===== flow/config.mk =====
export PLATFORM = sky130hd
export DESIGN_NAME = MACRegister
export DESIGN_NICKNAME = MACRegister
export VERILOG_FILES = /design/flow/design.v
export SDC_FILE = /design/flow/constraint.sdc
export NUM_CORES = 4
export LEC_CHECK = 0
export ABC_AREA = 1
export CAP_MARGIN = 20
export CELL_PAD_IN_SITES_GLOBAL_PLACEMENT = 1
export CORE_ASPECT_RATIO = 1.38
export CORE_MARGIN = 2
export CORE_UTILIZATION = 50
export CTS_CLUSTER_DIAMETER = 390
export CTS_CLUSTER_SIZE = 100
export PLACE_DENSITY = 0.81
export SLEW_MARGIN = 20
export TNS_END_PERCENT = 40

===== flow/constraint.sdc =====
create_clock -name core_clock -period 21.5 [get_ports {clk}]
set_input_delay 4.3000 -clock core_clock [delete_from_list [all_inputs] [get_ports {clk}]]
set_output_delay 4.3000 -clock core_clock [all_outputs]
set_load 0.01 [all_outputs]

===== flow/design.v =====
`timescale 1ns / 1ps
module HalfAdder(
    input a,  
    input b,  
    output f,  
    output carryOut  
    );
    xor(f, a, b);
    and(carryOut, a, b);
endmodule
`timescale 1ns / 1ps
module FullAdder(
    input a,
    input b,
    input carryIn,
    output sum,
    output carryOut
    );
    wire ha1Sum, ha1CarryOut, ha2CarryOut;
    HalfAdder halfAdder1(a, b, ha1Sum, ha1CarryOut);
    HalfAdder halfAdder2(ha1Sum, carryIn, sum, ha2CarryOut);
    or(carryOut, ha1CarryOut, ha2CarryOut);
endmodule
`timescale 1ns / 1ps
module MultiAnd16(
    input [15:0] a,
    input b,
    output [15:0] c
    );
    and(c[0], a[0], b);
    and(c[1], a[1], b);
    and(c[2], a[2], b);
    and(c[3], a[3], b);
    and(c[4], a[4], b);
    and(c[5], a[5], b);
    and(c[6], a[6], b);
    and(c[7], a[7], b);
    and(c[8], a[8], b);
    and(c[9], a[9], b);
    and(c[10], a[10], b);
    and(c[11], a[11], b);
    and(c[12], a[12], b);
    and(c[13], a[13], b);
    and(c[14], a[14], b);
    and(c[15], a[15], b);
endmodule
`timescale 1ns / 1ps
module MultiAdd15(
    input [14:0] a,
    input [14:0] b,
    input [14:0] carryIn,
    output [14:0] sum,
    output [14:0] carryOut
    );
    FullAdder fa0(a[0], b[0], carryIn[0], sum[0], carryOut[0]);  
    FullAdder fa1(a[1], b[1], carryIn[1], sum[1], carryOut[1]);
    FullAdder fa2(a[2], b[2], carryIn[2], sum[2], carryOut[2]);
    FullAdder fa3(a[3], b[3], carryIn[3], sum[3], carryOut[3]);
    FullAdder fa4(a[4], b[4], carryIn[4], sum[4], carryOut[4]);
    FullAdder fa5(a[5], b[5], carryIn[5], sum[5], carryOut[5]);
    FullAdder fa6(a[6], b[6], carryIn[6], sum[6], carryOut[6]);
    FullAdder fa7(a[7], b[7], carryIn[7], sum[7], carryOut[7]);
    FullAdder fa8(a[8], b[8], carryIn[8], sum[8], carryOut[8]);
    FullAdder fa9(a[9], b[9], carryIn[9], sum[9], carryOut[9]);
    FullAdder fa10(a[10], b[10], carryIn[10], sum[10], carryOut[10]);
    FullAdder fa11(a[11], b[11], carryIn[11], sum[11], carryOut[11]);
    FullAdder fa12(a[12], b[12], carryIn[12], sum[12], carryOut[12]);
    FullAdder fa13(a[13], b[13], carryIn[13], sum[13], carryOut[13]);
    FullAdder fa14(a[14], b[14], carryIn[14], sum[14], carryOut[14]);
endmodule
`timescale 1ns / 1ps
module ArrayMultiplier(
    input [15:0] a,
    input [15:0] b,
    output [31:0] f
    );
    wire [15:0] tmpAnd [0:15];
    wire [14:0] tmpSum [0:14];
    wire [14:0] tmpCarry [0:15];
    MultiAnd16 and0(a, b[0], tmpAnd[0]);
    MultiAnd16 and1(a, b[1], tmpAnd[1]);
    MultiAnd16 and2(a, b[2], tmpAnd[2]);
    MultiAnd16 and3(a, b[3], tmpAnd[3]);
    MultiAnd16 and4(a, b[4], tmpAnd[4]);
    MultiAnd16 and5(a, b[5], tmpAnd[5]);
    MultiAnd16 and6(a, b[6], tmpAnd[6]);
    MultiAnd16 and7(a, b[7], tmpAnd[7]);
    MultiAnd16 and8(a, b[8], tmpAnd[8]);
    MultiAnd16 and9(a, b[9], tmpAnd[9]);
    MultiAnd16 and10(a, b[10], tmpAnd[10]);
    MultiAnd16 and11(a, b[11], tmpAnd[11]);
    MultiAnd16 and12(a, b[12], tmpAnd[12]);
    MultiAnd16 and13(a, b[13], tmpAnd[13]);
    MultiAnd16 and14(a, b[14], tmpAnd[14]);
    MultiAnd16 and15(a, b[15], tmpAnd[15]);
    MultiAdd15 add0(tmpAnd[0][15:1], tmpAnd[1][14:0], 15'd0, tmpSum[0], tmpCarry[0]);
    MultiAdd15 add1({tmpAnd[1][15], tmpSum[0][14:1]}, tmpAnd[2][14:0], tmpCarry[0], tmpSum[1], tmpCarry[1]);
    MultiAdd15 add2({tmpAnd[2][15], tmpSum[1][14:1]}, tmpAnd[3][14:0], tmpCarry[1], tmpSum[2], tmpCarry[2]);
    MultiAdd15 add3({tmpAnd[3][15], tmpSum[2][14:1]}, tmpAnd[4][14:0], tmpCarry[2], tmpSum[3], tmpCarry[3]);
    MultiAdd15 add4({tmpAnd[4][15], tmpSum[3][14:1]}, tmpAnd[5][14:0], tmpCarry[3], tmpSum[4], tmpCarry[4]);
    MultiAdd15 add5({tmpAnd[5][15], tmpSum[4][14:1]}, tmpAnd[6][14:0], tmpCarry[4], tmpSum[5], tmpCarry[5]);
    MultiAdd15 add6({tmpAnd[6][15], tmpSum[5][14:1]}, tmpAnd[7][14:0], tmpCarry[5], tmpSum[6], tmpCarry[6]);
    MultiAdd15 add7({tmpAnd[7][15], tmpSum[6][14:1]}, tmpAnd[8][14:0], tmpCarry[6], tmpSum[7], tmpCarry[7]);
    MultiAdd15 add8({tmpAnd[8][15], tmpSum[7][14:1]}, tmpAnd[9][14:0], tmpCarry[7], tmpSum[8], tmpCarry[8]);
    MultiAdd15 add9({tmpAnd[9][15], tmpSum[8][14:1]}, tmpAnd[10][14:0], tmpCarry[8], tmpSum[9], tmpCarry[9]);
    MultiAdd15 add10({tmpAnd[10][15], tmpSum[9][14:1]}, tmpAnd[11][14:0], tmpCarry[9], tmpSum[10], tmpCarry[10]);
    MultiAdd15 add11({tmpAnd[11][15], tmpSum[10][14:1]}, tmpAnd[12][14:0], tmpCarry[10], tmpSum[11], tmpCarry[11]);
    MultiAdd15 add12({tmpAnd[12][15], tmpSum[11][14:1]}, tmpAnd[13][14:0], tmpCarry[11], tmpSum[12], tmpCarry[12]);
    MultiAdd15 add13({tmpAnd[13][15], tmpSum[12][14:1]}, tmpAnd[14][14:0], tmpCarry[12], tmpSum[13], tmpCarry[13]);
    MultiAdd15 add14({tmpAnd[14][15], tmpSum[13][14:1]}, tmpAnd[15][14:0], tmpCarry[13], tmpSum[14], tmpCarry[14]);
    FullAdder add15(tmpSum[14][1], tmpCarry[14][0], 1'b0, f[16], tmpCarry[15][0]);
    FullAdder add16(tmpSum[14][2], tmpCarry[14][1], tmpCarry[15][0], f[17], tmpCarry[15][1]);
    FullAdder add17(tmpSum[14][3], tmpCarry[14][2], tmpCarry[15][1], f[18], tmpCarry[15][2]);
    FullAdder add18(tmpSum[14][4], tmpCarry[14][3], tmpCarry[15][2], f[19], tmpCarry[15][3]);
    FullAdder add19(tmpSum[14][5], tmpCarry[14][4], tmpCarry[15][3], f[20], tmpCarry[15][4]);
    FullAdder add20(tmpSum[14][6], tmpCarry[14][5], tmpCarry[15][4], f[21], tmpCarry[15][5]);
    FullAdder add21(tmpSum[14][7], tmpCarry[14][6], tmpCarry[15][5], f[22], tmpCarry[15][6]);
    FullAdder add22(tmpSum[14][8], tmpCarry[14][7], tmpCarry[15][6], f[23], tmpCarry[15][7]);
    FullAdder add23(tmpSum[14][9], tmpCarry[14][8], tmpCarry[15][7], f[24], tmpCarry[15][8]);
    FullAdder add24(tmpSum[14][10], tmpCarry[14][9], tmpCarry[15][8], f[25], tmpCarry[15][9]);
    FullAdder add25(tmpSum[14][11], tmpCarry[14][10], tmpCarry[15][9], f[26], tmpCarry[15][10]);
    FullAdder add26(tmpSum[14][12], tmpCarry[14][11], tmpCarry[15][10], f[27], tmpCarry[15][11]);
    FullAdder add27(tmpSum[14][13], tmpCarry[14][12], tmpCarry[15][11], f[28], tmpCarry[15][12]);
    FullAdder add28(tmpSum[14][14], tmpCarry[14][13], tmpCarry[15][12], f[29], tmpCarry[15][13]);
    FullAdder add29(tmpAnd[15][15], tmpCarry[14][14], tmpCarry[15][13], f[30], f[31]);
    assign f[0] = tmpAnd[0][0];
    assign f[1] = tmpSum[0][0];
    assign f[2] = tmpSum[1][0];
    assign f[3] = tmpSum[2][0];
    assign f[4] = tmpSum[3][0];
    assign f[5] = tmpSum[4][0];
    assign f[6] = tmpSum[5][0];
    assign f[7] = tmpSum[6][0];
    assign f[8] = tmpSum[7][0];
    assign f[9] = tmpSum[8][0];
    assign f[10] = tmpSum[9][0];
    assign f[11] = tmpSum[10][0];
    assign f[12] = tmpSum[11][0];
    assign f[13] = tmpSum[12][0];
    assign f[14] = tmpSum[13][0];
    assign f[15] = tmpSum[14][0];
endmodule
`timescale 1ns / 1ps
module RippleAdder8(
    input [7:0] a,
    input [7:0] b,
    input carryIn,
    output [7:0] sum,
    output carryOut
    );
    wire tmpCarry [0:6];
    FullAdder fa0(a[0], b[0], carryIn, sum[0], tmpCarry[0]);  
    FullAdder fa1(a[1], b[1], tmpCarry[0], sum[1], tmpCarry[1]);
    FullAdder fa2(a[2], b[2], tmpCarry[1], sum[2], tmpCarry[2]);
    FullAdder fa3(a[3], b[3], tmpCarry[2], sum[3], tmpCarry[3]);
    FullAdder fa4(a[4], b[4], tmpCarry[3], sum[4], tmpCarry[4]);
    FullAdder fa5(a[5], b[5], tmpCarry[4], sum[5], tmpCarry[5]);
    FullAdder fa6(a[6], b[6], tmpCarry[5], sum[6], tmpCarry[6]);
    FullAdder fa7(a[7], b[7], tmpCarry[6], sum[7], carryOut);  
endmodule
`timescale 1ns / 1ps
module Adder32(
    input [31:0] a,
    input [31:0] b,
    output [31:0] sum,
    output carryOut
    );
    wire tmpCarry [0:2];
    RippleAdder8 add0(a[7:0], b[7:0], 1'b0, sum[7:0], tmpCarry[0]);
    RippleAdder8 add1(a[15:8], b[15:8], tmpCarry[0], sum[15:8], tmpCarry[1]);
    RippleAdder8 add2(a[23:16], b[23:16], tmpCarry[1], sum[23:16], tmpCarry[2]);
    RippleAdder8 add3(a[31:24], b[31:24], tmpCarry[2], sum[31:24], carryOut);
endmodule
`timescale 1ns / 1ps
module MACRegister(
    input clk,
    input rst,
    input [1:0] opcode,
    input [15:0] a,
    input [15:0] b,
    output [31:0] dataOut
    );
    reg [31:0] register;
    assign dataOut = register;
    wire [31:0] product;
    wire [31:0] sum;
    ArrayMultiplier multiplier(a, b, product);
    Adder32 adder(register, product, sum);
    always @ (posedge clk) begin
        if (rst)
            register <= 32'd0;
        else case (opcode)
            2'd1:  
                register <= {a, b};
            2'd2:  
                register <= sum;
        endcase
    end
endmodule

===== flow/run.sh =====
#!/bin/bash
# the make line also repeats each setting of config.mk as NAME=value (left out here)
make -C /OpenROAD-flow-scripts/flow DESIGN_CONFIG=/design/flow/config.mk WORK_HOME=/design/flow/orfs CLKGATE_MAP_FILE= finish

==> flow_summary.ini, run 1 <==
; generated from flow reports
[global_route]
grt_pass1_wl_um = 32000
grt_pass1_vias = 7159
grt_overflow_total = 0
grt_max_degree = 65
gr-usage-all-layers = 0.192
antenna_found_initial = 0

[worst_setup_path]
worstPathBufferInverterCount = 6
crit_end = register[31]$_SDFFE_PP0P_
critPathMaxStageDelay_ns = 0.76
rr_startpoint = register[0]$_SDFFE_PP0P_
reg2reg_depth = 39
r2r_slack_ns = 7.27
criticalPathCategory = input pin to flop
cpMaxStageDelayCell = clkdlybuf4s50_1
worst_ep_arrival_time_ns = 20.39
cp.depth = 44
cp-end-kind = flop
cp.required_ns = 21.72
critPathLaunch = b[1]
start_kind = input pin
crit_top_cell = fa_1
rr_endpoint = register[31]$_SDFFE_PP0P_
crit_family = adder cells
crit_fanout = 17

[routing]
drc = 0
num_antenna_cells = 0
drt_wl_total_um = 16800
drtAntennaViolNets = 0
drt_pre_antenna_iters = 4
dr_total_vias = 6409
drtIter0Drc = 181
wl_per_cell_um = 12.2
via_per_inst = 4.65

[logic_synthesis]
synth.top_cell.area_share = 0.530
ys_sh_simple = 0.116
logic_family = adder cells
adder_share = 0.554
edf_count = 0
synth.avg_cell_area_um2 = 8.23
synth_flops = 32
mux_area_frac = 0
ys_seq_frac = 0.0668
aoi_share = 0.0500
flop_cell = dfxtp_1
area_leaders = fa_1, inv_1, nand2_1
async_flop_share = 0
ys_sh_xor = 0
ys_warn_count = 4
yosysTopAreaCell = fa_1
ys_chip_area_um2 = 9590
postSynthCellCount = 1165
syn_area_um2 = 9590
common_cells = inv_1, nand2_1, fa_1
synth_cell_types = 17
synthesis.nets = 1473
synth.most_common_cell = inv_1
synth_stat.cells = 1165

[finish]
area_growth_pct = 5.13
logic_area_um2 = 6920
fillers = 1829
finish.utilization = 0.536
layout.nets = 1440
regArea_um2 = 641
fin_cells = 1377

[clock_network]
holdBufCountCts = 0
cts.clk_slew.worst_paths_ns = 0.06
cts_buffers = 5
post_cts_resized = 0
cts_tree = yes
clkLatencyLatePin_ns = 0.29
cts_root_buf = clkbuf_16
clkSinkCount = 32
cts_setup_buffers = 0
clockBufferDepth = 2
cts.htree.levels = 2

[final_timing]
hold_violations = 0
fin_crit_ns = 20.16
finalCritPeriodShare = 0.938
grt_setup_unrepaired = no
setup_violations = 0
relSlewSlack = 0.335
slew_violations = 0
worstMarginPinSlew_ns = 0.997
hold_slack_ns = 0.516
fin_tns_setup_ns = 0
skew_ns = 0.00592
fmax_ghz = 0.0496
setup_slack_ns = 1.34

[worst_hold_path]
hp-class = flop to flop
min_to = register[31]$_SDFFE_PP0P_
min_path_cells = 2
hp-start = register[31]$_SDFFE_PP0P_

[floorplan]
core_um2 = 18800
chipWidth_um = 122
die-area_um2 = 20300
rows = 59
fp_util = 0.510
ioPinCount = 68
die_h_um = 167

[place]
dpl_worst_slack_ns = 0.881
portBuffers = 67
hpwl_um = 14500
placed_cells = 1369
place.gp.congestion = 0.776

[status]
status = finished clean

[job]
warnings = 26
drv_cap = 0
-- per-stage QoR --
step	instance area, um^2
6_report	10100
5_1_grt	10100
4_1_cts	10100
3_5_place_dp	9910
3_3_place_gp	9910
2_1_floorplan	9590
-- per-layer routing --
layer | track usage | wire length [um] | up-vias
met4 | 0.0375 | 208 | 0
met3 | 0.0130 | 281 | 13
met2 | 0.389 | 10000 | 70
met5 | 0 | 0 | -
met1 | 0.214 | 6280 | 3248
li1 | - | - | 3078
-- layout make-up --
| type | count | area share |
|---|---|---|
| Multi-Input combinational cell | 662 | 0.686 |
| Inverter | 359 | 0.134 |
| Timing Repair Buffer | 72 | 0.0702 |
| Sequential cell | 32 | 0.0635 |
| Tap cell | 244 | 0.0303 |
| Clock buffer | 6 | 0.0128 |
| Clock inverter | 2 | 0.00347 |
==> run 2, diff against run 1 <==
Settings changed: CAP_MARGIN 20 to 35, CELL_PAD_IN_SITES_GLOBAL_PLACEMENT 1 to 0, CORE_ASPECT_RATIO 1.38 to 0.83, CORE_UTILIZATION 50 to 72, CTS_CLUSTER_DIAMETER 390 to 225, CTS_CLUSTER_SIZE 100 to 88, PLACE_DENSITY 0.81 to 0.41, SETUP_SLACK_MARGIN set to 3.69, SLEW_MARGIN 20 to 5, TNS_END_PERCENT 40 to 75.
Clock period 21.5 ns to 13.8 ns, I/O delays scaled along.
==> flow_summary.ini, run 2 <==
; generated from flow reports
[finish]
fillers = 902
fin_cells = 1356
area_growth_pct = 10.4
layout.nets = 1483
regArea_um2 = 641
finish.utilization = 0.813
logic_area_um2 = 7180

[worst_setup_path]
r2r_slack_ns = 1.27
rr_startpoint = register[0]$_SDFFE_PP0P_
worst_ep_arrival_time_ns = 16.38
critPathMaxStageDelay_ns = 0.58
rr_endpoint = register[31]$_SDFFE_PP0P_
cp.depth = 45
reg2reg_depth = 39
worstPathBufferInverterCount = 7
crit_fanout = 7
criticalPathCategory = input pin to flop
crit_top_cell = fa_2
crit_end = register[31]$_SDFFE_PP0P_
cpMaxStageDelayCell = fa_2
start_kind = input pin
cp.required_ns = 14.02
critPathLaunch = b[1]
crit_family = adder cells
cp-end-kind = flop

[global_route]
gr-usage-all-layers = 0.283
grt_overflow_total = 0
antenna_found_initial = 0
grt_pass1_wl_um = 31300
grt_pass1_vias = 7024
grt_max_degree = 63

[logic_synthesis]
common_cells = inv_1, nand2_1, fa_1
flop_cell = dfxtp_1
ys_sh_xor = 0
synth_cell_types = 17
ys_chip_area_um2 = 9590
ys_seq_frac = 0.0668
postSynthCellCount = 1165
synth_stat.cells = 1165
area_leaders = fa_1, inv_1, nand2_1
edf_count = 0
async_flop_share = 0
logic_family = adder cells
synthesis.nets = 1473
adder_share = 0.554
synth_flops = 32
aoi_share = 0.0500
ys_warn_count = 4
ys_sh_simple = 0.116
synth.top_cell.area_share = 0.530
synth.most_common_cell = inv_1
synth.avg_cell_area_um2 = 8.23
syn_area_um2 = 9590
yosysTopAreaCell = fa_1
mux_area_frac = 0

[floorplan]
chipWidth_um = 131
die-area_um2 = 14300
fp_util = 0.736
die_h_um = 109
core_um2 = 13000
ioPinCount = 68
rows = 38

[final_timing]
hold_violations = 0
finalCritPeriodShare = 1.17
fin_crit_ns = 16.16
worstMarginPinSlew_ns = 0.964
skew_ns = 0.00700
slew_violations = 0
fmax_ghz = 0.0619
setup_violations = 8
relSlewSlack = 0.357
setup_slack_ns = -2.36
grt_setup_unrepaired = yes

[worst_hold_path]
min_to = register[31]$_SDFFE_PP0P_
hp-class = flop to flop
hp-start = register[31]$_SDFFE_PP0P_
min_path_cells = 2

[clock_network]
clockBufferDepth = 2
clkSinkCount = 32
cts_buffers = 5
clkLatencyLatePin_ns = 0.29
cts.clk_slew.worst_paths_ns = 0.06
cts_root_buf = clkbuf_16
holdBufCountCts = 0
cts_tree = yes
cts.htree.levels = 2

[routing]
wl_per_cell_um = 13.4
drt_wl_total_um = 18200
via_per_inst = 4.95
num_antenna_cells = 0
drt_pre_antenna_iters = 4
dr_total_vias = 6717
drtIter0Drc = 251
drtAntennaViolNets = 0
drc = 0

[place]
dpl_worst_slack_ns = -3.26
hpwl_um = 15300
portBuffers = 67
place.gp.congestion = 0.804
placed_cells = 1346

[job]
warnings = 31
drv_cap = 0

[status]
status = finished with violations
so_faults = negative setup slack
-- run 2: area by class of cell --
cell class | count | share of cell area
tap | 180 | 0.0213
sequential | 32 | 0.0605
inverter | 359 | 0.127
clock buffer | 6 | 0.0122
timing repair buffer | 115 | 0.0978
multi-input combinational | 662 | 0.678
clock inverter | 2 | 0.00331
-- run 2: per-layer routing --
metal,track usage,vias to the layer above,wire length (um)
met2,0.525,127,9920
li1,-,3168,-
met3,0.0285,33,603
met4,0.0889,0,575
met1,0.351,3389,7100
met5,0,-,0
-- run 2: per-stage QoR --
stage	hold slack (ns)	cell area [um^2]	setup TNS [ns]
floorplan	0.460	9720	-11.68
global route	0.558	10600	-13.33
finish	0.521	10600	-11.19
detailed placement	0.496	10200	-19.89
global placement	0.487	10200	-19.04
CTS	0.519	10500	-11.42
-- run 2: timing repair --
action,in CTS,in global routing
setup endpoints to repair,20,19
pin swaps,77,11
setup buffers,1,0
resized,91,20
==> run 3, diff against run 2 <==
Settings changed: ABC_AREA 1 to unset, CAP_MARGIN 35 to 20, CELL_PAD_IN_SITES_GLOBAL_PLACEMENT 0 to unset, CORE_ASPECT_RATIO 0.83 to unset, CTS_CLUSTER_DIAMETER 225 to 161, CTS_CLUSTER_SIZE 88 to unset, PLACE_DENSITY 0.41 to 0.42, SETUP_SLACK_MARGIN 3.69 to 4.35, SLEW_MARGIN 5 to 20, TNS_END_PERCENT 75 to unset.
Clock period 13.8 ns to 15.1 ns, I/O delays scaled along.
==> flow_summary.ini, run 3 <==
; generated from flow reports
[worst_setup_path]
r2r_slack_ns = 2.23
critPathMaxStageDelay_ns = 0.59
rr_startpoint = register[0]$_SDFFE_PP0P_
cp-end-kind = flop
start_kind = input pin
worstPathBufferInverterCount = 6
worst_ep_arrival_time_ns = 16.85
crit_family = adder cells
crit_end = register[30]$_SDFFE_PP0P_
critPathLaunch = b[0]
crit_fanout = 6
cp.depth = 40
rr_endpoint = register[30]$_SDFFE_PP0P_
cp.required_ns = 15.32
cpMaxStageDelayCell = fa_2
reg2reg_depth = 34
criticalPathCategory = input pin to flop
crit_top_cell = fa_2

[routing]
drt_wl_total_um = 18900
num_antenna_cells = 0
drt_pre_antenna_iters = 4
via_per_inst = 5.46
drc = 0
wl_per_cell_um = 16.5
dr_total_vias = 6270
drtAntennaViolNets = 0
drtIter0Drc = 206

[clock_network]
cts_root_buf = clkbuf_16
clockBufferDepth = 2
holdBufCountCts = 0
cts.htree.levels = 2
cts.clk_slew.worst_paths_ns = 0.05
cts_buffers = 5
clkSinkCount = 32
cts_tree = yes
clkLatencyLatePin_ns = 0.29

[final_timing]
hold_slack_ns = 0.475
finalCritPeriodShare = 1.10
fmax_ghz = 0.0601
setup_slack_ns = -1.54
skew_ns = 0.00586
slew_violations = 0
fin_crit_ns = 16.64
relSlewSlack = 0.560
worstMarginPinSlew_ns = 0.660
grt_setup_unrepaired = yes
hold_violations = 0
setup_violations = 6

[floorplan]
chipWidth_um = 117
fp_util = 0.734
die_h_um = 117
rows = 41
ioPinCount = 68
core_um2 = 12500
die-area_um2 = 13700

[logic_synthesis]
synth.top_cell.area_share = 0.554
edf_count = 0
yosysTopAreaCell = fa_1
async_flop_share = 0
logic_family = adder cells
ys_sh_simple = 0.188
synth_stat.cells = 934
common_cells = fa_1, and2_1, inv_1
adder_share = 0.578
ys_seq_frac = 0.0697
synth_flops = 32
ys_chip_area_um2 = 9190
synth.most_common_cell = fa_1
ys_warn_count = 4
postSynthCellCount = 934
synth_cell_types = 23
ys_sh_xor = 0.000954
synth.avg_cell_area_um2 = 9.83
mux_area_frac = 0.00232
syn_area_um2 = 9190
flop_cell = dfxtp_1
area_leaders = fa_1, and2_1, dfxtp_1
synthesis.nets = 1242
aoi_share = 0.0445

[place]
dpl_worst_slack_ns = -2.15
place.gp.congestion = 0.796
portBuffers = 67
hpwl_um = 15600
placed_cells = 1131

[global_route]
gr-usage-all-layers = 0.314
grt_util_met2 = 0.631
grt_pass1_vias = 7208
grt.met3_usage = 0.0340
antenna_found_initial = 1
top_usage_layer = met2
grt_max_degree = 65
grtUsageMet1 = 0.344
grt_overflow_total = 0
grt_pass1_wl_um = 32600

[worst_hold_path]
min_to = register[8]$_SDFFE_PP0P_
hp-start = register[8]$_SDFFE_PP0P_
hp-class = flop to flop
min_path_cells = 2

[status]
so_faults = negative setup slack
status = finished with violations

[finish]
finish.utilization = 0.844
area_growth_pct = 15.0
layout.nets = 1283
fin_cells = 1148

[job]
warnings = 31
drv_cap = 0
-- run 3: area by class of cell --
class	instances	area [um^2]
clock buffer	6	129
sequential	32	641
timing repair buffer	117	1090
fill	729	1950
multi-input combinational	658	7850
tap	172	215
inverter	161	604
clock inverter	2	35.0
-- run 3: per-layer routing --
metal | routed length (um) | share of wire | vias to the layer above
li1 | - | - | 2775
met1 | 6650 | 0.35 | 3310
met2 | 11200 | 0.59 | 133
met3 | 530 | 0.028 | 52
met4 | 615 | 0.032 | 0
met5 | 0 | 0 | -
-- run 3: repair_timing --
action | 4_1_cts | 5_1_grt
pin swaps | 55 | 22
cloned | 1 | 0
buffers inserted | 7 | 1
setup endpoints to repair | 19 | 19
gates resized | 60 | 15
-- run 3: stage by stage --
step           TNS [ns]  area, um^2
6_report          -5.56       10600
5_1_grt           -7.05       10600
4_1_cts           -5.74       10500
3_5_place_dp      -9.87       10200
3_3_place_gp      -8.36       10200
2_1_floorplan     -3.93        9490
==> run 4, diff against run 3 <==
Settings changed: CELL_PAD_IN_SITES_GLOBAL_PLACEMENT set to 1, CORE_MARGIN 2 to 3, CORE_UTILIZATION 72 to 54, CTS_CLUSTER_DIAMETER 161 to unset, CTS_CLUSTER_SIZE set to 76, MIN_ROUTING_LAYER set to met1, PLACE_DENSITY 0.42 to unset, PLACE_DENSITY_LB_ADDON set to 0.05, SETUP_SLACK_MARGIN 4.35 to unset, TNS_END_PERCENT set to 80.
Clock period 15.1 ns to 16.1 ns, I/O delays scaled along.
==> flow_summary.ini, run 4 <==
; generated from flow reports
[worst_setup_path]
crit_end = register[30]$_SDFFE_PP0P_
worstPathBufferInverterCount = 5
cpMaxStageDelayCell = fa_2
reg2reg_depth = 34
crit_top_cell = fa_2
critPathMaxStageDelay_ns = 0.59
rr_endpoint = register[30]$_SDFFE_PP0P_
rr_startpoint = register[0]$_SDFFE_PP0P_
crit_fanout = 4
worst_ep_arrival_time_ns = 16.85
cp.depth = 39
critPathLaunch = a[14]
cp.required_ns = 16.32
crit_family = adder cells
cp-end-kind = flop
start_kind = input pin
criticalPathCategory = input pin to flop
r2r_slack_ns = 3.64

[finish]
area_growth_pct = 16.1
fin_cells = 1199
fillers = 1428
final_cell_area_um2 = 10700
layout.nets = 1286

[logic_synthesis]
ys_seq_frac = 0.0697
ys_sh_xor = 0.000954
synth_stat.cells = 934
mux_area_frac = 0.00232
ys_chip_area_um2 = 9190
adder_share = 0.578
aoi_share = 0.0445
synth_flops = 32
edf_count = 0
synth_cell_types = 23
synthesis.nets = 1242
yosysTopAreaCell = fa_1
flop_cell = dfxtp_1
ys_warn_count = 4
common_cells = fa_1, and2_1, inv_1
async_flop_share = 0
syn_area_um2 = 9190
synth.most_common_cell = fa_1
synth.avg_cell_area_um2 = 9.83
ys_sh_simple = 0.188
postSynthCellCount = 934
synth.top_cell.area_share = 0.554
area_leaders = fa_1, and2_1, dfxtp_1
logic_family = adder cells

[routing]
num_antenna_cells = 0
drt_wl_total_um = 17800
drtIter0Drc = 156
drt_pre_antenna_iters = 4
via_per_inst = 5.10
drc = 0
dr_total_vias = 6120
wl_per_cell_um = 14.8
drtAntennaViolNets = 0

[place]
hpwl_um = 14900
portBuffers = 67
dpl_worst_slack_ns = -1.29
placed_cells = 1179
placed_area_um2 = 10300
place.gp.congestion = 0.792

[global_route]
grt_pass1_wl_um = 32200
top_usage_layer = met2
grt_pass1_vias = 7115
grt_max_degree = 65
grt_util_met2 = 0.430
gr-usage-all-layers = 0.216
grt_overflow_total = 0
grtUsageMet1 = 0.252
grt.met3_usage = 0.0192
antenna_found_initial = 1

[floorplan]
core_um2 = 16600
rows = 47
die-area_um2 = 18600
ioPinCount = 68
die_h_um = 136
fp_util = 0.552
chipWidth_um = 136

[clock_network]
clkLatencyLatePin_ns = 0.29
cts.clk_slew.worst_paths_ns = 0.05
cts_tree = yes
cts_buffers = 5
cts_root_buf = clkbuf_16
holdBufCountCts = 0
clockBufferDepth = 2
cts.htree.levels = 2
clkSinkCount = 32

[final_timing]
fmax_ghz = 0.0601
hold_violations = 0
finalCritPeriodShare = 1.03
fin_crit_ns = 16.63
hold_slack_ns = 0.479
worstMarginPinSlew_ns = 0.639
fin_tns_setup_ns = -1.30
relSlewSlack = 0.574
setup_violations = 3
slew_violations = 0
grt_setup_unrepaired = yes
setup_slack_ns = -0.527
skew_ns = 0.00318

[worst_hold_path]
min_path_cells = 2
min_to = register[17]$_SDFFE_PP0P_
hp-class = flop to flop
hp-start = register[17]$_SDFFE_PP0P_

[job]
warnings = 29
drv_cap = 0

[status]
so_faults = negative setup slack
status = finished with violations
==> run 4: layout make-up <==
class	count	area, um^2	area share
multi-input cells	658	7860	0.737
inverters	161	604	0.0567
clock inverters	3	42.5	0.00399
well taps	220	275	0.0258
clock buffers	5	125	0.0117
repair buffers	120	1110	0.105
flip-flops and latches	32	641	0.0601
==> run 4: routing by layer <==
layer / vias up / share of wire
met4: 0 / 0.013
met1: 3250 / 0.38
li1: 2774 / -
met5: - / 0
met2: 78 / 0.59
met3: 18 / 0.019
==> run 4: repair_timing <==
action | in CTS | in global routing
gates cloned | 1 | 0
endpoints found under the setup margin | 4 | 4
pin swaps | 43 | 14
gates resized | 78 | 15
buffers inserted | 9 | 2
==> run 4: per-stage QoR <==
step	utilization
global route	0.641
detailed placement	0.617
global placement	0.617
CTS	0.637
floorplan	-
finish	0.641
==> run 5, diff against run 4 <==
Settings changed: ABC_AREA set to 0, CAP_MARGIN 20 to 35, CELL_PAD_IN_SITES_GLOBAL_PLACEMENT 1 to 0, CORE_ASPECT_RATIO set to 0.83, CORE_MARGIN 3 to 2, CORE_UTILIZATION 54 to 72, CTS_CLUSTER_DIAMETER set to 225, CTS_CLUSTER_SIZE 76 to 35, HOLD_SLACK_MARGIN set to -0.08, MIN_ROUTING_LAYER met1 to unset, PLACE_DENSITY set to 0.41, PLACE_DENSITY_LB_ADDON 0.05 to unset, SETUP_SLACK_MARGIN set to 2.56, SLEW_MARGIN 20 to 35, TNS_END_PERCENT 80 to 75.
Clock period 16.1 ns to 9.84 ns, I/O delays scaled along.
==> flow_summary.ini, run 5 <==
; generated from flow reports
[status]
status = finished with violations
so_faults = negative setup slack

[clock_network]
clockBufferDepth = 2
cts.htree.levels = 2
clkSinkCount = 32
cts.clk_slew.worst_paths_ns = 0.05
cts_buffers = 5
cts_root_buf = clkbuf_16
holdBufCountCts = 0
cts_tree = yes
clkLatencyLatePin_ns = 0.29

[final_timing]
relSlewSlack = 0.567
setup_slack_ns = -5.61
setup_violations = 17
fin_crit_ns = 15.45
finalCritPeriodShare = 1.57
skew_ns = 0.00653
slew_violations = 0
hold_violations = 0
grt_setup_unrepaired = yes
fmax_ghz = 0.0647
worstMarginPinSlew_ns = 0.650

[worst_setup_path]
start_kind = input pin
rr_startpoint = register[0]$_SDFFE_PP0P_
crit_end = register[30]$_SDFFE_PP0P_
cp-end-kind = flop
cpMaxStageDelayCell = fa_2
reg2reg_depth = 34
criticalPathCategory = input pin to flop
crit_fanout = 7
crit_top_cell = fa_2
critPathLaunch = b[0]
critPathMaxStageDelay_ns = 0.57
worst_ep_arrival_time_ns = 15.66
worstPathBufferInverterCount = 5
cp.depth = 39
crit_family = adder cells
rr_endpoint = register[30]$_SDFFE_PP0P_
cp.required_ns = 10.05
r2r_slack_ns = -2.54

[routing]
wl_met1_um = 7590
wl_per_cell_um = 17.4
drt_pre_antenna_iters = 5
top_layer = met4
num_antenna_cells = 0
routed-wl-met3_um = 613
via_per_inst = 5.57
drc = 0
dr_wl_met2_um = 11300
drtIter0Drc = 255
drt_wl_total_um = 20000
drtAntennaViolNets = 0
dr_total_vias = 6428

[logic_synthesis]
area_leaders = fa_1, and2_1, dfxtp_1
aoi_share = 0.0445
synth_cell_types = 23
synth_flops = 32
syn_area_um2 = 9190
ys_chip_area_um2 = 9190
mux_area_frac = 0.00232
yosysTopAreaCell = fa_1
synth.top_cell.area_share = 0.554
synth.avg_cell_area_um2 = 9.83
logic_family = adder cells
edf_count = 0
synthesis.nets = 1242
ys_seq_frac = 0.0697
adder_share = 0.578
ys_warn_count = 4
postSynthCellCount = 934
synth.most_common_cell = fa_1
common_cells = fa_1, and2_1, inv_1
async_flop_share = 0
synth_stat.cells = 934
ys_sh_xor = 0.000954
flop_cell = dfxtp_1
ys_sh_simple = 0.188

[global_route]
grt_pass1_wl_um = 34900
antenna_found_initial = 0
grt_max_degree = 65
grt_overflow_total = 0
gr-usage-all-layers = 0.328
grt_pass1_vias = 7639

[place]
hpwl_um = 15600
place.gp.congestion = 0.801
dpl_worst_slack_ns = -6.42
portBuffers = 67

[floorplan]
fp_util = 0.740
ioPinCount = 68
rows = 37
die-area_um2 = 13700
core_um2 = 12400
chipWidth_um = 128
die_h_um = 107

[finish]
finish.utilization = 0.868
regArea_um2 = 641
layout.nets = 1305
area_growth_pct = 17.2
logic_area_um2 = 7870
fillers = 616

[worst_hold_path]
min_to = register[19]$_SDFFE_PP0P_
hp-start = register[19]$_SDFFE_PP0P_
min_path_cells = 2
hp-class = flop to flop

[job]
drv_cap = 0
warnings = 31
==> run 5: per-stage QoR <==
step | cell area [um^2] | TNS, ns | cells | hold WS, ns
after floorplan | 9490 | -50.84 | 934 | 0.445
after global placement | 10400 | -63.87 | 1140 | 0.459
after detailed placement | 10400 | -66.52 | 1140 | 0.471
after CTS | 10700 | -52.70 | 1154 | 0.479
after global routing | 10800 | -56.14 | 1154 | 0.503
final | 10800 | -52.55 | 1154 | 0.482
==> run 5: layer usage <==
metal | up-vias | track usage
met2 | 178 | 0.639
met3 | 54 | 0.0359
met4 | 0 | 0.108
met1 | 3383 | 0.376
li1 | 2813 | -
met5 | - | 0
==> run 5: cell type report <==
cell class | count | share of cell area
multi-input cells | 658 | 0.731
repair buffers | 139 | 0.119
flip-flops and latches | 32 | 0.0595
inverters | 161 | 0.0561
well taps | 156 | 0.0181
clock buffers | 6 | 0.0120
clock inverters | 2 | 0.00325
==> run 5: what timing repair did <==
item                                    in CTS  in global routing
gates resized                               92                 11
setup buffers                                5                  0
pin swaps                                   50                 18
gates cloned                                 1                  0
endpoints found under the setup margin      24                 24
==> run 6, diff against run 5 <==
Settings changed: ABC_AREA 0 to 1, CAP_MARGIN 35 to 15, CELL_PAD_IN_SITES_GLOBAL_PLACEMENT 0 to unset, CORE_ASPECT_RATIO 0.83 to 0.5, CTS_CLUSTER_DIAMETER 225 to 375, CTS_CLUSTER_SIZE 35 to 98, PLACE_DENSITY 0.41 to 0.37, SETUP_SLACK_MARGIN 2.56 to -1.07, SLEW_MARGIN 35 to 20, TNS_END_PERCENT 75 to unset.
Clock period 9.84 ns to 10.7 ns, I/O delays scaled along.
==> flow_summary.ini, run 6 <==
; generated from flow reports
[logic_synthesis]
ys_chip_area_um2 = 9590
synth_stat.cells = 1165
common_cells = inv_1, nand2_1, fa_1
mux_area_frac = 0
synth.top_cell.area_share = 0.530
ys_sh_xor = 0
area_leaders = fa_1, inv_1, nand2_1
yosysTopAreaCell = fa_1
postSynthCellCount = 1165
synth.most_common_cell = inv_1
async_flop_share = 0
syn_area_um2 = 9590
synthesis.nets = 1473
synth_cell_types = 17
synth_flops = 32
ys_warn_count = 4
aoi_share = 0.0500
ys_seq_frac = 0.0668
flop_cell = dfxtp_1
edf_count = 0
adder_share = 0.554
ys_sh_simple = 0.116
logic_family = adder cells
synth.avg_cell_area_um2 = 8.23

[worst_setup_path]
rr_startpoint = register[0]$_SDFFE_PP0P_
cp-end-kind = flop
cpMaxStageDelayCell = fa_2
worst_ep_arrival_time_ns = 15.66
critPathMaxStageDelay_ns = 0.57
rr_endpoint = register[31]$_SDFFE_PP0P_
r2r_slack_ns = -1.65
crit_fanout = 8
crit_family = adder cells
cp.depth = 44
criticalPathCategory = input pin to flop
crit_top_cell = fa_2
critPathLaunch = b[1]
reg2reg_depth = 39
cp.required_ns = 10.92
worstPathBufferInverterCount = 6
start_kind = input pin
crit_end = register[31]$_SDFFE_PP0P_

[status]
status = finished with violations
so_faults = negative setup slack

[clock_network]
cts_buffers = 5
cts_tree = yes
cts.clk_slew.worst_paths_ns = 0.06
cts.htree.levels = 2
clkSinkCount = 32
holdBufCountCts = 0
cts_root_buf = clkbuf_16
clkLatencyLatePin_ns = 0.29
clockBufferDepth = 2

[final_timing]
worstMarginPinSlew_ns = 1.00
fmax_ghz = 0.0648
relSlewSlack = 0.331
finalCritPeriodShare = 1.44
setup_violations = 15
fin_crit_ns = 15.43
skew_ns = 0.00823
slew_violations = 0
hold_violations = 0
setup_slack_ns = -4.73
grt_setup_unrepaired = yes

[finish]
final_cell_area_um2 = 10700
fillers = 837
logic_area_um2 = 7260
area_growth_pct = 11.5
regArea_um2 = 641
layout.nets = 1489
fin_cells = 1352

[routing]
drt_wl_total_um = 20100
drt_pre_antenna_iters = 16
dr_total_vias = 6934
via_per_inst = 5.13
drtAntennaViolNets = 0
drc = 0
num_antenna_cells = 0
wl_per_cell_um = 14.9
drtIter0Drc = 400

[worst_hold_path]
hp-start = register[16]$_SDFFE_PP0P_
min_to = register[16]$_SDFFE_PP0P_
min_path_cells = 2
hp-class = flop to flop

[floorplan]
rows = 29
fp_util = 0.747
core_um2 = 12800
ioPinCount = 68
die-area_um2 = 14300
die_h_um = 85.6
chipWidth_um = 167

[job]
warnings = 31
drv_cap = 0

[global_route]
grt_pass1_vias = 7487
grt_max_degree = 65
grt_pass1_wl_um = 34400
antenna_found_initial = 0
grt_overflow_total = 0
gr-usage-all-layers = 0.306

[place]
dpl_worst_slack_ns = -5.80
portBuffers = 67
place.gp.congestion = 0.835
hpwl_um = 16500
placed_area_um2 = 10300
placed_cells = 1347
run 6: layout make-up:
class                   instances  area share
clock inverters                 3     0.00175
flip-flops and latches         32      0.0599
inverters                     359       0.126
repair buffers                121       0.102
multi-input cells             662       0.678
well taps                     170      0.0199
clock buffers                   5      0.0117
run 6: repair_timing:
item	in CTS	in global routing
gates resized	134	38
gates cloned	0	0
setup buffers	2	0
pin swaps	83	37
endpoints found under the hold margin	0	0
endpoints found under the setup margin	14	13
run 6: stage by stage:
stage	TNS, ns	utilization	hold slack, ns
floorplan	-41.28	-	0.460
global placement	-54.07	0.803	0.517
finish	-38.86	0.833	0.545
detailed placement	-56.13	0.803	0.536
CTS	-39.82	0.828	0.544
global route	-42.72	0.833	0.571
run 6: metal layers:
metal  vias to the layer above  wire [um]  global-route usage
met5                         -          0                   0
met4                         0        344              0.0806
met3                        26       1310              0.0448
met2                       204       9830               0.516
met1                      3524       8600               0.429
li1                       3180          -                   -
==> run 7, diff against run 6 <==
Settings changed: ABC_AREA 1 to unset, CAP_MARGIN 15 to 20, CELL_PAD_IN_SITES_GLOBAL_PLACEMENT set to 0, CORE_ASPECT_RATIO 0.5 to 1.38, CORE_UTILIZATION 72 to 52, CTS_CLUSTER_DIAMETER 375 to 390, CTS_CLUSTER_SIZE 98 to 38, HOLD_SLACK_MARGIN -0.08 to unset, PLACE_DENSITY 0.37 to unset, SETUP_SLACK_MARGIN -1.07 to 2.54, SLEW_MARGIN 20 to 35, TNS_END_PERCENT set to 75.
Clock period 10.7 ns to 26.6 ns, I/O delays scaled along.
==> flow_summary.ini, run 7 <==
; generated from flow reports
[final_timing]
grt_setup_unrepaired = no
fin_crit_ns = 21.26
worstMarginPinSlew_ns = 0.658
slew_violations = 0
fmax_ghz = 0.0470
relSlewSlack = 0.560
finalCritPeriodShare = 0.799
skew_ns = 0.00569
hold_violations = 0
setup_violations = 0
fin_tns_setup_ns = 0

[global_route]
grt_pass1_wl_um = 29800
gr-usage-all-layers = 0.196
grt_max_degree = 65
grt_pass1_vias = 6741
grt_overflow_total = 0
antenna_found_initial = 0

[job]
warnings = 26
drv_cap = 0

[clock_network]
holdBufCountCts = 0
cts.htree.levels = 2
cts.clk_slew.worst_paths_ns = 0.05
cts_buffers = 5
cts_tree = yes
clkSinkCount = 32
clkLatencyLatePin_ns = 0.28
post_cts_resized = 0
clockBufferDepth = 2
cts_setup_buffers = 0
cts_root_buf = clkbuf_16

[logic_synthesis]
logic_family = adder cells
ys_sh_simple = 0.188
postSynthCellCount = 934
common_cells = fa_1, and2_1, inv_1
async_flop_share = 0
aoi_share = 0.0445
synth_stat.cells = 934
ys_seq_frac = 0.0697
synth.top_cell.area_share = 0.554
synth.avg_cell_area_um2 = 9.83
synth_cell_types = 23
ys_warn_count = 4
ys_sh_xor = 0.000954
ys_chip_area_um2 = 9190
flop_cell = dfxtp_1
synth_flops = 32
yosysTopAreaCell = fa_1
syn_area_um2 = 9190
area_leaders = fa_1, and2_1, dfxtp_1
mux_area_frac = 0.00232
adder_share = 0.578
synthesis.nets = 1242
edf_count = 0
synth.most_common_cell = fa_1

[worst_setup_path]
worst_ep_arrival_time_ns = 21.44
crit_end = register[31]$_SDFFE_PP0P_
cpMaxStageDelayCell = clkdlybuf4s50_1
rr_endpoint = register[31]$_SDFFE_PP0P_
start_kind = input pin
worstPathBufferInverterCount = 4
criticalPathCategory = input pin to flop
rr_startpoint = register[0]$_SDFFE_PP0P_
cp.required_ns = 26.77
critPathMaxStageDelay_ns = 0.70
critPathLaunch = a[14]
crit_family = adder cells
cp-end-kind = flop
crit_fanout = 17
cp.depth = 38
reg2reg_depth = 34
crit_top_cell = fa_1
r2r_slack_ns = 12.35

[floorplan]
fp_util = 0.526
ioPinCount = 68
core_um2 = 17500
die-area_um2 = 18800
die_h_um = 160
rows = 57
chipWidth_um = 117

[finish]
regArea_um2 = 641
fillers = 1597
area_growth_pct = 7.56
finish.utilization = 0.565
layout.nets = 1237
logic_area_um2 = 7470

[worst_hold_path]
hp-class = flop to flop
min_path_cells = 2
hp-start = register[10]$_SDFFE_PP0P_
min_to = register[10]$_SDFFE_PP0P_

[routing]
dr_total_vias = 5876
num_antenna_cells = 0
drtAntennaViolNets = 0
drt_wl_total_um = 16000
drc = 0
wl_met1_um = 5940
routed-wl-met3_um = 279
wl_per_cell_um = 13.7
top_layer = met4
drtIter0Drc = 147
dr_wl_met2_um = 9590
drt_pre_antenna_iters = 4
via_per_inst = 5.04

[place]
hpwl_um = 14000
portBuffers = 67
place.gp.congestion = 0.769

[status]
status = finished clean
-- run 7: layer usage --
metal / global-route usage / up-vias
li1: - / 2677
met1: 0.219 / 3130
met2: 0.390 / 53
met3: 0.0186 / 16
met4: 0.0390 / 0
met5: 0 / -
-- run 7: area by class of cell --
cell class                      count  area share
Multi-Input combinational cell    658       0.757
Sequential cell                    32      0.0648
Timing Repair Buffer               71      0.0709
Tap cell                          236      0.0299
Inverter                          161      0.0612
Clock buffer                        6      0.0130
Clock inverter                      2     0.00355
-- run 7: through the flow --
stage	setup slack (ns)	hold WS [ns]	cells	cell area, um^2
final	5.34	0.472	1166	9880
after floorplan	6.14	0.445	934	9190
after global placement	5.11	0.454	1158	9720
after CTS	5.21	0.474	1166	9880
after global routing	4.61	0.487	1166	9880
after detailed placement	4.91	0.465	1158	9720
==> run 8, diff against run 7 <==
Settings changed: ABC_AREA set to 0, CAP_MARGIN 20 to 30, CELL_PAD_IN_SITES_DETAIL_PLACEMENT set to 2, CELL_PAD_IN_SITES_GLOBAL_PLACEMENT 0 to unset, CORE_ASPECT_RATIO 1.38 to 0.72, CORE_UTILIZATION 52 to 30, CTS_CLUSTER_DIAMETER 390 to 178, CTS_CLUSTER_SIZE 38 to unset, GPL_ROUTABILITY_DRIVEN set to 1, GPL_TIMING_DRIVEN set to 1, HOLD_SLACK_MARGIN set to 0.05, MAX_ROUTING_LAYER set to met4, SETUP_SLACK_MARGIN 2.54 to -0.27, SLEW_MARGIN 35 to 20, TNS_END_PERCENT 75 to 15.
Clock period 26.6 ns to 20.0 ns, I/O delays scaled along.
==> flow_summary.ini, run 8 <==
; generated from flow reports
[worst_setup_path]
crit_fanout = 17
cpMaxStageDelayCell = fa_2
criticalPathCategory = input pin to flop
rr_endpoint = register[30]$_SDFFE_PP0P_
crit_end = register[30]$_SDFFE_PP0P_
worst_ep_arrival_time_ns = 19.95
worstPathBufferInverterCount = 5
reg2reg_depth = 34
r2r_slack_ns = 5.85
cp-end-kind = flop
critPathMaxStageDelay_ns = 0.63
critPathLaunch = b[0]
crit_top_cell = fa_1
rr_startpoint = register[0]$_SDFFE_PP0P_
cp.required_ns = 20.24
crit_family = adder cells
cp.depth = 39
start_kind = input pin

[clock_network]
clkLatencyLatePin_ns = 0.31
cts_setup_buffers = 0
clockBufferDepth = 2
cts.htree.levels = 2
cts_buffers = 5
cts_tree = yes
clkSinkCount = 32
cts_root_buf = clkbuf_16
holdBufCountCts = 0
cts.clk_slew.worst_paths_ns = 0.06

[finish]
finish.utilization = 0.339
area_growth_pct = 11.5
logic_area_um2 = 7490
regArea_um2 = 641
layout.nets = 1250
final_cell_area_um2 = 10200
fillers = 3268

[logic_synthesis]
syn_area_um2 = 9190
logic_family = adder cells
synthesis.nets = 1242
synth.top_cell.area_share = 0.554
ys_chip_area_um2 = 9190
area_leaders = fa_1, and2_1, dfxtp_1
mux_area_frac = 0.00232
adder_share = 0.578
edf_count = 0
async_flop_share = 0
synth_flops = 32
postSynthCellCount = 934
common_cells = fa_1, and2_1, inv_1
aoi_share = 0.0445
synth.most_common_cell = fa_1
yosysTopAreaCell = fa_1
flop_cell = dfxtp_1
synth_stat.cells = 934
ys_sh_simple = 0.188
ys_seq_frac = 0.0697
synth_cell_types = 23
synth.avg_cell_area_um2 = 9.83
ys_warn_count = 4
ys_sh_xor = 0.000954

[routing]
drtIter0Drc = 220
wl_per_cell_um = 20.5
dr_total_vias = 6272
drt_wl_total_um = 27400
drc = 0
drt_pre_antenna_iters = 4
drtAntennaViolNets = 0
via_per_inst = 4.69

[floorplan]
ioPinCount = 68
chipWidth_um = 210
core_um2 = 30200
fp_util = 0.304
die_h_um = 152
rows = 54
die-area_um2 = 32100

[global_route]
antenna_found_initial = 1
grt_max_degree = 65
grt_overflow_total = 0
gr-usage-all-layers = 0.188
grt_pass1_vias = 8279
grt_pass1_wl_um = 44500

[final_timing]
fin_crit_ns = 19.71
setup_violations = 0
finalCritPeriodShare = 0.985
slew_violations = 0
relSlewSlack = 0.465
hold_violations = 0
skew_ns = 0.0101
fmax_ghz = 0.0507
worstMarginPinSlew_ns = 0.799

[place]
portBuffers = 67
placed_area_um2 = 10000
hpwl_um = 23600
place.gp.congestion = 0.769

[worst_hold_path]
min_path_cells = 2
min_to = register[10]$_SDFFE_PP0P_
hp-start = register[10]$_SDFFE_PP0P_
hp-class = flop to flop

[job]
warnings = 26
drv_cap = 0

[status]
status = finished clean
run 8: layout make-up:
cell class | instances | area share
Sequential cell | 32 | 0.0626
Inverter | 161 | 0.0590
Clock inverter | 3 | 0.00452
Tap cell | 392 | 0.0479
Clock buffer | 5 | 0.0122
Timing Repair Buffer | 84 | 0.0819
Multi-Input combinational cell | 658 | 0.731
Antenna cell | 2 | 0.000489
run 8: metal layers:
metal	global-route usage	up-vias	part of all wire
met5	-	-	0
li1	-	2707	-
met4	0.0763	0	0.041
met2	0.365	106	0.56
met1	0.190	3397	0.38
met3	0.0241	62	0.022
run 8: through the flow:
stage | setup WS [ns] | hold slack, ns | TNS, ns | cells
final | 0.293 | 0.479 | 0 | 1337
after global routing | -0.226 | 0.518 | -0.429 | 1336
after CTS | -0.245 | 0.487 | -0.394 | 1335
after detailed placement | -0.653 | 0.477 | -1.47 | 1327
after global placement | 0.0433 | 0.468 | 0 | 1326
after floorplan | 0.859 | 0.445 | 0 | 934
run 8: what timing repair did:
action | in CTS | in global routing
setup endpoints to repair | 1 | 2
resized | 2 | 8
pin swaps | 0 | 4
==> run 9, diff against run 8 <==
Settings changed: ABC_AREA 0 to 1, CAP_MARGIN 30 to 20, CELL_PAD_IN_SITES_DETAIL_PLACEMENT 2 to 1, CORE_ASPECT_RATIO 0.72 to unset, CORE_UTILIZATION 30 to 63, CTS_CLUSTER_DIAMETER 178 to unset, GPL_ROUTABILITY_DRIVEN 1 to 0, GPL_TIMING_DRIVEN 1 to unset, HOLD_SLACK_MARGIN 0.05 to unset, SETUP_SLACK_MARGIN -0.27 to unset, TNS_END_PERCENT 15 to unset.
Clock period 20.0 ns to 29.9 ns, I/O delays scaled along.
==> flow_summary.ini, run 9 <==
; generated from flow reports
[status]
status = finished clean

[final_timing]
grt_setup_unrepaired = no
hold_slack_ns = 0.549
fin_tns_setup_ns = 0
slew_violations = 0
setup_violations = 0
relSlewSlack = 0.256
hold_violations = 0
fmax_ghz = 0.0438
skew_ns = 0.00656
worstMarginPinSlew_ns = 1.11
finalCritPeriodShare = 0.763
fin_crit_ns = 22.81

[place]
hpwl_um = 19200
placed_cells = 1315
portBuffers = 67

[floorplan]
die-area_um2 = 16200
ioPinCount = 68
rows = 45
fp_util = 0.638
chipWidth_um = 127
core_um2 = 15000
die_h_um = 127

[logic_synthesis]
postSynthCellCount = 1165
yosysTopAreaCell = fa_1
area_leaders = fa_1, inv_1, nand2_1
common_cells = inv_1, nand2_1, fa_1
synth.top_cell.area_share = 0.530
logic_family = adder cells
mux_area_frac = 0
synth_cell_types = 17
ys_sh_xor = 0
edf_count = 0
synthesis.nets = 1473
ys_sh_simple = 0.116
synth_flops = 32
synth.most_common_cell = inv_1
ys_warn_count = 4
adder_share = 0.554
ys_chip_area_um2 = 9590
synth_stat.cells = 1165
synth.avg_cell_area_um2 = 8.23
aoi_share = 0.0500
flop_cell = dfxtp_1
async_flop_share = 0
ys_seq_frac = 0.0668
syn_area_um2 = 9590

[worst_setup_path]
rr_startpoint = register[0]$_SDFFE_PP0P_
worst_ep_arrival_time_ns = 23.02
critPathLaunch = b[1]
crit_end = register[31]$_SDFFE_PP0P_
crit_fanout = 17
rr_endpoint = register[31]$_SDFFE_PP0P_
worstPathBufferInverterCount = 6
cp-end-kind = flop
cp.depth = 44
crit_top_cell = fa_1
cpMaxStageDelayCell = clkdlybuf4s50_1
cp.required_ns = 30.12
r2r_slack_ns = 14.92
start_kind = input pin
reg2reg_depth = 39
critPathMaxStageDelay_ns = 0.83
criticalPathCategory = input pin to flop
crit_family = adder cells

[clock_network]
post_cts_resized = 0
clkSinkCount = 32
cts_root_buf = clkbuf_16
cts_tree = yes
clockBufferDepth = 2
cts_setup_buffers = 0
cts_buffers = 5
cts.clk_slew.worst_paths_ns = 0.06
cts.htree.levels = 2
clkLatencyLatePin_ns = 0.30
holdBufCountCts = 0

[global_route]
grt_pass1_wl_um = 46000
antenna_found_initial = 0
grt_pass1_vias = 8923
grt_overflow_total = 0
grt_max_degree = 65
gr-usage-all-layers = 0.385

[finish]
area_growth_pct = 4.55
fin_cells = 1323
fillers = 1803
layout.nets = 1442
finish.utilization = 0.667

[routing]
dr_total_vias = 7726
drc = 0
wl_per_cell_um = 24.7
via_per_inst = 5.84
drtAntennaViolNets = 0
drtIter0Drc = 626
num_antenna_cells = 0
drt_pre_antenna_iters = 5
drt_wl_total_um = 32700

[worst_hold_path]
hp-start = register[5]$_SDFFE_PP0P_
min_to = register[5]$_SDFFE_PP0P_
min_path_cells = 2
hp-class = flop to flop

[job]
drv_cap = 0
warnings = 28
[run 9: final cells by class]
cell class              instances  area (um^2)  area share
repair buffers                 74          723      0.0721
inverters                     359         1350       0.134
well taps                     188          235      0.0235
clock buffers                   6          129      0.0128
clock inverters                 2         35.0     0.00349
flip-flops and latches         32          641      0.0639
multi-input cells             662         6920       0.690
[run 9: metal layers]
metal	part of all wire	up-vias	track usage
met5	0	-	-
met4	0.081	0	0.231
met3	0.057	211	0.0494
met2	0.52	470	0.690
met1	0.34	3966	0.406
li1	-	3079	-
[run 9: through the flow]
step	instance area [um^2]	setup WS, ns
finish	10000	7.09
global route	10000	6.67
CTS	10000	7.40
detailed placement	9860	7.37
global placement	9860	7.83
floorplan	9590	8.73
==> run 10, diff against run 9 <==
Settings changed: ABC_AREA 1 to unset, CELL_PAD_IN_SITES_DETAIL_PLACEMENT 1 to unset, CORE_UTILIZATION 63 to 59, GPL_ROUTABILITY_DRIVEN 0 to unset, MAX_ROUTING_LAYER met4 to unset, SETUP_SLACK_MARGIN set to 2.76.
Clock period 29.9 ns to 10.6 ns, I/O delays scaled along.
==> flow_summary.ini, run 10 <==
; generated from flow reports
[final_timing]
hold_violations = 0
fin_crit_ns = 15.52
relSlewSlack = 0.570
finalCritPeriodShare = 1.46
fmax_ghz = 0.0644
skew_ns = 0.00478
slew_violations = 0
setup_slack_ns = -4.92
grt_setup_unrepaired = yes
worstMarginPinSlew_ns = 0.645
setup_violations = 16

[worst_setup_path]
crit_family = adder cells
cp-end-kind = flop
crit_top_cell = fa_2
critPathMaxStageDelay_ns = 0.58
r2r_slack_ns = -1.67
crit_fanout = 8
cp.required_ns = 10.79
cp.depth = 39
criticalPathCategory = input pin to flop
reg2reg_depth = 34
crit_end = register[31]$_SDFFE_PP0P_
rr_endpoint = register[31]$_SDFFE_PP0P_
start_kind = input pin
worstPathBufferInverterCount = 5
cpMaxStageDelayCell = fa_2
worst_ep_arrival_time_ns = 15.70
rr_startpoint = register[0]$_SDFFE_PP0P_
critPathLaunch = b[0]

[global_route]
gr-usage-all-layers = 0.249
grt_pass1_wl_um = 32900
grt_pass1_vias = 7274
grt_max_degree = 65
grt_overflow_total = 0
antenna_found_initial = 0

[clock_network]
holdBufCountCts = 0
cts_tree = yes
cts.htree.levels = 2
clkSinkCount = 32
cts.clk_slew.worst_paths_ns = 0.05
clkLatencyLatePin_ns = 0.28
clockBufferDepth = 2
cts_buffers = 5
cts_root_buf = clkbuf_16

[floorplan]
die_h_um = 129
die-area_um2 = 16600
core_um2 = 15200
chipWidth_um = 129
ioPinCount = 68
rows = 45
fp_util = 0.604

[logic_synthesis]
synth.top_cell.area_share = 0.554
edf_count = 0
synth.most_common_cell = fa_1
synth_stat.cells = 934
ys_warn_count = 4
flop_cell = dfxtp_1
adder_share = 0.578
area_leaders = fa_1, and2_1, dfxtp_1
mux_area_frac = 0.00232
ys_chip_area_um2 = 9190
aoi_share = 0.0445
ys_sh_simple = 0.188
logic_family = adder cells
common_cells = fa_1, and2_1, inv_1
ys_seq_frac = 0.0697
postSynthCellCount = 934
ys_sh_xor = 0.000954
synth_cell_types = 23
syn_area_um2 = 9190
yosysTopAreaCell = fa_1
async_flop_share = 0
synth_flops = 32
synth.avg_cell_area_um2 = 9.83
synthesis.nets = 1242

[routing]
dr_total_vias = 6165
drt_wl_total_um = 18300
via_per_inst = 5.20
drt_pre_antenna_iters = 4
drtIter0Drc = 157
drtAntennaViolNets = 0
drc = 0
wl_per_cell_um = 15.4
num_antenna_cells = 0

[place]
placed_cells = 1168
hpwl_um = 15500
portBuffers = 67
placed_area_um2 = 10400
dpl_worst_slack_ns = -5.70
place.gp.congestion = 0.814

[worst_hold_path]
min_to = register[22]$_SDFFE_PP0P_
hp-start = register[22]$_SDFFE_PP0P_
hp-class = flop to flop
min_path_cells = 2

[finish]
area_growth_pct = 18.3
fillers = 1167
layout.nets = 1304
finish.utilization = 0.715
final_cell_area_um2 = 10900
fin_cells = 1185

[job]
warnings = 31
drv_cap = 0

[status]
so_faults = negative setup slack
status = finished with violations
==> run 10: what timing repair did <==
| item | in CTS | in global routing |
|---|---|---|
| buffers inserted | 9 | 0 |
| pin swaps | 42 | 18 |
| endpoints found under the setup margin | 23 | 23 |
| resized | 104 | 23 |
==> run 10: cell type report <==
class	instances	area, um^2	share of cell area
Multi-Input combinational cell	658	7980	0.734
Timing Repair Buffer	138	1240	0.114
Sequential cell	32	641	0.0589
Inverter	161	604	0.0556
Tap cell	188	235	0.0216
Clock buffer	5	125	0.0115
Clock inverter	3	42.5	0.00391
==> run 10: per-stage QoR <==
step / hold WS (ns) / setup TNS, ns
CTS: 0.480 / -41.97
detailed placement: 0.472 / -55.40
global route: 0.509 / -45.72
floorplan: 0.450 / -40.79
global placement: 0.462 / -53.71
finish: 0.487 / -41.87
==> run 10: metal layers <==
layer | wire [um] | vias up | track usage
met5 | 0 | - | 0
met4 | 401 | 0 | 0.0614
met3 | 388 | 23 | 0.0208
met2 | 10500 | 96 | 0.496
met1 | 6990 | 3237 | 0.286
li1 | - | 2809 | -
